==> v7 <==
==> flow/design.v <==
module fifo #(parameter WIDTH = 592, DEPTH = 4) (
    input  logic                 clk,
    input  logic                 rst_n,
    input  logic                 pop,
    input  logic                 push,
    input  logic [WIDTH-1:0]     write_data,
    output logic [WIDTH-1:0]     read_data,
    output logic                 fifo_full,
    output logic                 fifo_empty
);
    logic [WIDTH-1:0] buffer [0:DEPTH-1];
    logic [$clog2(DEPTH)-1:0] read_pointer, write_pointer;
    logic [$clog2(DEPTH):0]   count;
    assign fifo_empty = (count == 0);
    assign fifo_full  = (count == DEPTH);
    assign read_data = buffer[read_pointer];
    always_ff @(posedge clk or negedge rst_n) begin
        if (!rst_n)
            count <= 0;
        else if (push && !fifo_full && !(pop && !fifo_empty))
            count <= count + 1;
        else if (pop && !fifo_empty && !(push && !fifo_full))
            count <= count - 1;
    end
    always_ff @(posedge clk or negedge rst_n) begin
        if (!rst_n) begin
            write_pointer <= 0;
            for (int k = 0; k < DEPTH; k++)
                buffer[k] <= 0;
        end 
        else if (push && !fifo_full) begin
            buffer[write_pointer] <= write_data;
            if (write_pointer == DEPTH-1)
                write_pointer <= 0;          
            else
                write_pointer <= write_pointer + 1;
        end
    end
    always_ff @(posedge clk or negedge rst_n) begin
        if (!rst_n) begin
            read_pointer <= 0;
        end
        else if (pop && !fifo_empty) begin
            if (read_pointer == DEPTH-1)
                read_pointer <= 0;           
            else
                read_pointer <= read_pointer + 1;
        end
    end
endmodule
module header_parser (
	input  logic         clk,
	input  logic         rst_n,
	input  logic         beat_valid,    
	input  logic [7:0]   beat_data,
	input  logic         beat_last,     
	output logic         meta_valid,    
	output logic [367:0] metadata
	);
localparam HDR_BYTES = 48;
logic [7:0]  hdr [0:HDR_BYTES-1];
logic [15:0] byte_cnt;                      
always_ff @(posedge clk or negedge rst_n) begin
	if (!rst_n) begin
		byte_cnt <= 0;
		for (int k = 0; k < HDR_BYTES; k++)
			hdr[k] <= 0;
	end
	else if (beat_valid) begin
		if (beat_last) begin
			byte_cnt <= 0;
			for (int k = 0; k < HDR_BYTES; k++)
				hdr[k] <= 0;
		end
		else begin
			for (int k = 0; k < HDR_BYTES; k++)
				if (byte_cnt == k)
					hdr[k] <= beat_data;
			if (byte_cnt != 16'hFFFF)
				byte_cnt <= byte_cnt + 1;
		end
	end
end
logic [7:0] h [0:HDR_BYTES-1];
genvar i;
generate
	for (i = 0; i < HDR_BYTES; i++) begin : BYPASS
		assign h[i] = (beat_valid && byte_cnt == i) ? beat_data : hdr[i];
	end
endgenerate
logic [47:0]  dest_mac, src_mac;
logic [15:0]  eth_type, total_length;
logic [3:0]   version, ihl;
logic [7:0]   protocol;
logic [31:0]  src_ip, dest_ip;
logic [111:0] payload;
logic [15:0]  pkt_bytes;
logic [15:0]  csum;
logic [15:0]  flags;
assign dest_mac     = {h[0], h[1], h[2], h[3], h[4], h[5]};
assign src_mac      = {h[6], h[7], h[8], h[9], h[10], h[11]};
assign eth_type     = {h[12], h[13]};
assign version      = h[14][7:4];
assign ihl          = h[14][3:0];
assign total_length = {h[16], h[17]};
assign protocol     = h[23];
assign src_ip       = {h[26], h[27], h[28], h[29]};
assign dest_ip      = {h[30], h[31], h[32], h[33]};
generate
	for (i = 0; i < 14; i++) begin : PAY
		assign payload[8*i +: 8] = h[34+i];
	end
endgenerate
assign pkt_bytes = (byte_cnt == 16'hFFFF) ? 16'hFFFF : byte_cnt + 16'd1;
logic [19:0] word_sum;
logic [16:0] fold1;
always_comb begin
	word_sum = 0;
	for (int w = 0; w < 10; w++)
		word_sum = word_sum + {4'b0, h[14+2*w], h[15+2*w]};
end
assign fold1 = {1'b0, word_sum[15:0]} + {13'b0, word_sum[19:16]};
assign csum  = fold1[15:0] + {15'b0, fold1[16]};
logic is_ipv4, is_ipv6, is_short, csum_ok, len_ok;
assign is_ipv4  = (eth_type == 16'h0800);
assign is_ipv6  = (eth_type == 16'h86DD);
assign is_short = (pkt_bytes < HDR_BYTES);
assign csum_ok  = is_ipv4 && (version == 4'd4) && (ihl == 4'd5) && (csum == 16'hFFFF);
assign len_ok   = is_ipv4 && ({1'b0, total_length} + 17'd14 == {1'b0, pkt_bytes});
assign flags    = {11'b0, len_ok, csum_ok, is_short, is_ipv6, is_ipv4};
assign meta_valid = beat_valid && beat_last;
assign metadata   = {flags, csum, pkt_bytes, payload, dest_ip, src_ip,
                     protocol, total_length, version, ihl, eth_type,
                     src_mac, dest_mac};
endmodule
module packet_parser (
	input  logic         clk,
	input  logic         rst_n,       
	input  logic         s_tvalid,
	input  logic [7:0]   s_tdata,
	input  logic         s_tlast,
	output logic         s_tready,
	output logic         m_tvalid,
	input  logic         m_tready,
	output logic [367:0] m_tdata
	);
localparam METADATA_WIDTH = 368;
logic                      fifo_full, fifo_empty;
logic                      push;
logic [METADATA_WIDTH-1:0] write_data;
assign s_tready = !fifo_full;
header_parser parser (
	.clk        (clk),
	.rst_n      (rst_n),
	.beat_valid (s_tvalid && s_tready),
	.beat_data  (s_tdata),
	.beat_last  (s_tlast),
	.meta_valid (push),
	.metadata   (write_data)
);
fifo #(.WIDTH(METADATA_WIDTH), .DEPTH(4)) meta_fifo (
	.clk        (clk),
	.rst_n      (rst_n),
	.pop        (m_tready),
	.push       (push),
	.write_data (write_data),
	.read_data  (m_tdata),
	.fifo_full  (fifo_full),
	.fifo_empty (fifo_empty)
);
assign m_tvalid = !fifo_empty;
endmodule
==> flow/run.sh <==
#!/bin/bash
# the make line also repeats each setting of config.mk as NAME=value (left out here)
make -C /OpenROAD-flow-scripts/flow DESIGN_CONFIG=/design/flow/config.mk WORK_HOME=/design/flow/orfs CLKGATE_MAP_FILE= finish
==> flow/config.mk <==
export PLATFORM = sky130hd
export DESIGN_NAME = packet_parser
export DESIGN_NICKNAME = packet_parser
export VERILOG_FILES = /design/flow/design.v
export SDC_FILE = /design/flow/constraint.sdc
export NUM_CORES = 4
export LEC_CHECK = 0
export CAP_MARGIN = 20
export CORE_MARGIN = 2
export CORE_UTILIZATION = 70
export CTS_CLUSTER_DIAMETER = 391
export CTS_CLUSTER_SIZE = 17
export HOLD_SLACK_MARGIN = 0.29
export PLACE_DENSITY_LB_ADDON = 0.0
export SETUP_SLACK_MARGIN = 1.97
export SLEW_MARGIN = 20
export TNS_END_PERCENT = 10
==> flow/constraint.sdc <==
create_clock -name core_clock -period 7.39 [get_ports {clk}]
set_input_delay 1.4780 -clock core_clock [delete_from_list [all_inputs] [get_ports {clk}]]
set_output_delay 1.4780 -clock core_clock [all_outputs]
set_load 0.01 [all_outputs]
==> v37 (differences from v7) <==
Settings changed: ABC_AREA set to 0, CELL_PAD_IN_SITES_GLOBAL_PLACEMENT set to 0, CTS_CLUSTER_DIAMETER 391 to 162, CTS_CLUSTER_SIZE 17 to 15, HOLD_SLACK_MARGIN 0.29 to not set, PLACE_DENSITY_LB_ADDON 0.0 to 0.02, SETUP_SLACK_MARGIN 1.97 to 1.29, SLEW_MARGIN 20 to 35, TNS_END_PERCENT 10 to 95.
==> flow/constraint.sdc (replaced) <==
create_clock -name core_clock -period 8.1 [get_ports {clk}]
set_input_delay 1.6200 -clock core_clock [delete_from_list [all_inputs] [get_ports {clk}]]
set_output_delay 1.6200 -clock core_clock [all_outputs]
set_load 0.01 [all_outputs]
==> summary of the runs <==
Against v37, the combinational power of v7 is higher by 13%. Worst hold slack is about the same in v7 and v37. In wire length, v7 and v37 hardly differ. Between v7 and v37, the lower core utilization is in v7 (gap 1.0 points). Between v7 and v37, the lower design area is in v7 (gap about 1.2%, measured against v37). Of v7 and v37, v37 has the higher register-to-register slack (gap 560 ps). Of v37 and v7, v37 has the higher critical path depth (gap 8). Against v7, the global-route usage of v37 is higher by 0.17 points. Between v37 and v7, the lower worst setup slack is in v7 (gap 470 ps). v37 ran to the end with violations: setup timing. v7 ran to the end with violations: slew limit, setup timing.
==> figures <==
Clock network contribution to total cell area: v37 3.869%; v7 3.163%
Reg2reg end: v37 meta_fifo.buffer[1][355]$_DFFE_PN0P_; v7 meta_fifo.buffer[3][355]$_DFFE_PN0P_
Worst clock skew: v37 29.78 ps; v7 40.87 ps
Met1 routing resource usage after global routing: v37 57.98%; v7 57.85%
Placed instance area: v37 93490 um^2; v7 93240 um^2
Clock buf count: v37 145; v7 120
Result of the run: v37 finished with violations; v7 finished with violations
Layout check failures: v37 setup timing; v7 slew limit, setup timing
Non-Clock Buffer Count: v37 1030; v7 1007
Total power divided by cell area: v37 220.1 nW/um^2; v7 237.2 nW/um^2
Sequential Power Share: v37 46.4%; v7 47.7%
Overall power consumption: v37 21.60 mW; v7 22.99 mW
Biggest cell delay along the critical path: v37 560 ps; v7 580 ps
Vias per inst: v37 6.545; v7 6.519
Fin worst setup slack: v37 -3580 ps; v7 -4049 ps
# resized after CTS: v37 57; v7 65
Cts bufs inserted: v37 140; v7 117
P_clk: v37 6.40 mW; v7 6.18 mW
Final cell count without fillers: v37 10530; v7 10480
Combinational gate area: v37 35190 um^2; v7 34990 um^2
Area growth syn-to-layout: v37 15.89%; v7 14.45%

==> inputs of v14 <==
// packet_parser: RTL as listed in full above, without the edits since
==> flow/config.mk <==
export PLATFORM = sky130hd
export DESIGN_NAME = packet_parser
export DESIGN_NICKNAME = packet_parser
export VERILOG_FILES = /design/flow/design.v
export SDC_FILE = /design/flow/constraint.sdc
export NUM_CORES = 4
export LEC_CHECK = 0
export CAP_MARGIN = 20
export CORE_MARGIN = 2
export CORE_UTILIZATION = 64
export CTS_CLUSTER_SIZE = 99
export PLACE_DENSITY = 0.38
export SLEW_MARGIN = 20
==> flow/constraint.sdc <==
create_clock -name core_clock -period 5.13 [get_ports {clk}]
set_input_delay 1.0260 -clock core_clock [delete_from_list [all_inputs] [get_ports {clk}]]
set_output_delay 1.0260 -clock core_clock [all_outputs]
set_load 0.01 [all_outputs]
run.sh (not shown) runs the stock make flow with config.mk's settings and CLKGATE_MAP_FILE=.
==> v31 (differences from v14) <==
--- a/flow/config.mk
+++ b/flow/config.mk
@@ -6,8 +6,10 @@
 export NUM_CORES = 4
 export LEC_CHECK = 0
+export ABC_AREA = 0
 export CAP_MARGIN = 20
+export CELL_PAD_IN_SITES_GLOBAL_PLACEMENT = 0
 export CORE_MARGIN = 2
-export CORE_UTILIZATION = 64
-export CTS_CLUSTER_SIZE = 99
-export PLACE_DENSITY = 0.38
+export CORE_UTILIZATION = 66
+export CTS_CLUSTER_DIAMETER = 234
 export SLEW_MARGIN = 20
+export TNS_END_PERCENT = 95
==> flow/constraint.sdc (replaced) <==
create_clock -name core_clock -period 3.25 [get_ports {clk}]
set_input_delay 0.6500 -clock core_clock [delete_from_list [all_inputs] [get_ports {clk}]]
set_output_delay 0.6500 -clock core_clock [all_outputs]
set_load 0.01 [all_outputs]
==> v36 (differences from v14) <==
--- a/flow/config.mk
+++ b/flow/config.mk
@@ -8,6 +8,8 @@
 export CAP_MARGIN = 20
 export CORE_MARGIN = 2
-export CORE_UTILIZATION = 64
-export CTS_CLUSTER_SIZE = 99
-export PLACE_DENSITY = 0.38
+export CORE_UTILIZATION = 70
+export CTS_CLUSTER_SIZE = 46
+export HOLD_SLACK_MARGIN = 0.27
+export PLACE_DENSITY_LB_ADDON = 0.0
+export SETUP_SLACK_MARGIN = -0.49
 export SLEW_MARGIN = 20
==> flow/constraint.sdc (replaced) <==
create_clock -name core_clock -period 7.39 [get_ports {clk}]
set_input_delay 1.4780 -clock core_clock [delete_from_list [all_inputs] [get_ports {clk}]]
set_output_delay 1.4780 -clock core_clock [all_outputs]
set_load 0.01 [all_outputs]
==> flow_metrics.py <==
# Metrics from the implementation run
metrics = {
    "status": {
        "status": "complete, but fails checks",
        "so_faults": "setup timing",
    },
    "global_route": {
        "grt_pass1_vias": 70614,
    },
    "routing": {
        "wl_met1_um": 107000,
        "drt_iter0_markers": 9867,
        "drt-wirelength-per-cell_um": 24.8,
    },
    "final_timing": {
        "setup_viol": 485,
        "fin_ws_ns": -8.34,
    },
}
# the run above: v31

==> flow_metrics.py <==
# Metrics from the implementation run
metrics = {
    "synth": {
        "synth-simple-area-share_pct": 9.40,
    },
    "status": {
        "so_faults": "setup timing",
        "status": "complete, but fails checks",
    },
    "final_timing": {
        "fin_ws_ns": -4.00,
        "setup_viol": 68,
    },
    "global_route": {
        "grt_pass1_vias": 69714,
    },
    "setup_path": {
        "cp_slowest_cell": "or4_4",
        "cp-end-kind": "register",
    },
    "routing": {
        "drt_iter0_markers": 9678,
        "drt-wirelength-per-cell_um": 24.7,
    },
}
# the run above: v36

==> flow_metrics.py <==
# Metrics from the implementation run
metrics = {
    "status": {
        "status": "complete, but fails checks",
        "so_faults": "setup timing",
    },
    "routing": {
        "wl_met1_um": 107000,
        "drt-wirelength-per-cell_um": 23.8,
    },
    "final_timing": {
        "fin_ws_ns": -6.08,
        "setup_viol": 68,
    },
    "global_route": {
        "grt_pass1_vias": 67998,
    },
    "finish": {
        "nFlopsAndLatches": 1835,
    },
    "pwr": {
        "p_switching_mw": 12.2,
    },
    "floorplan": {
        "die_w_um": 368,
    },
}
# the run above: v14

Power and IR drop assume default switching activity.
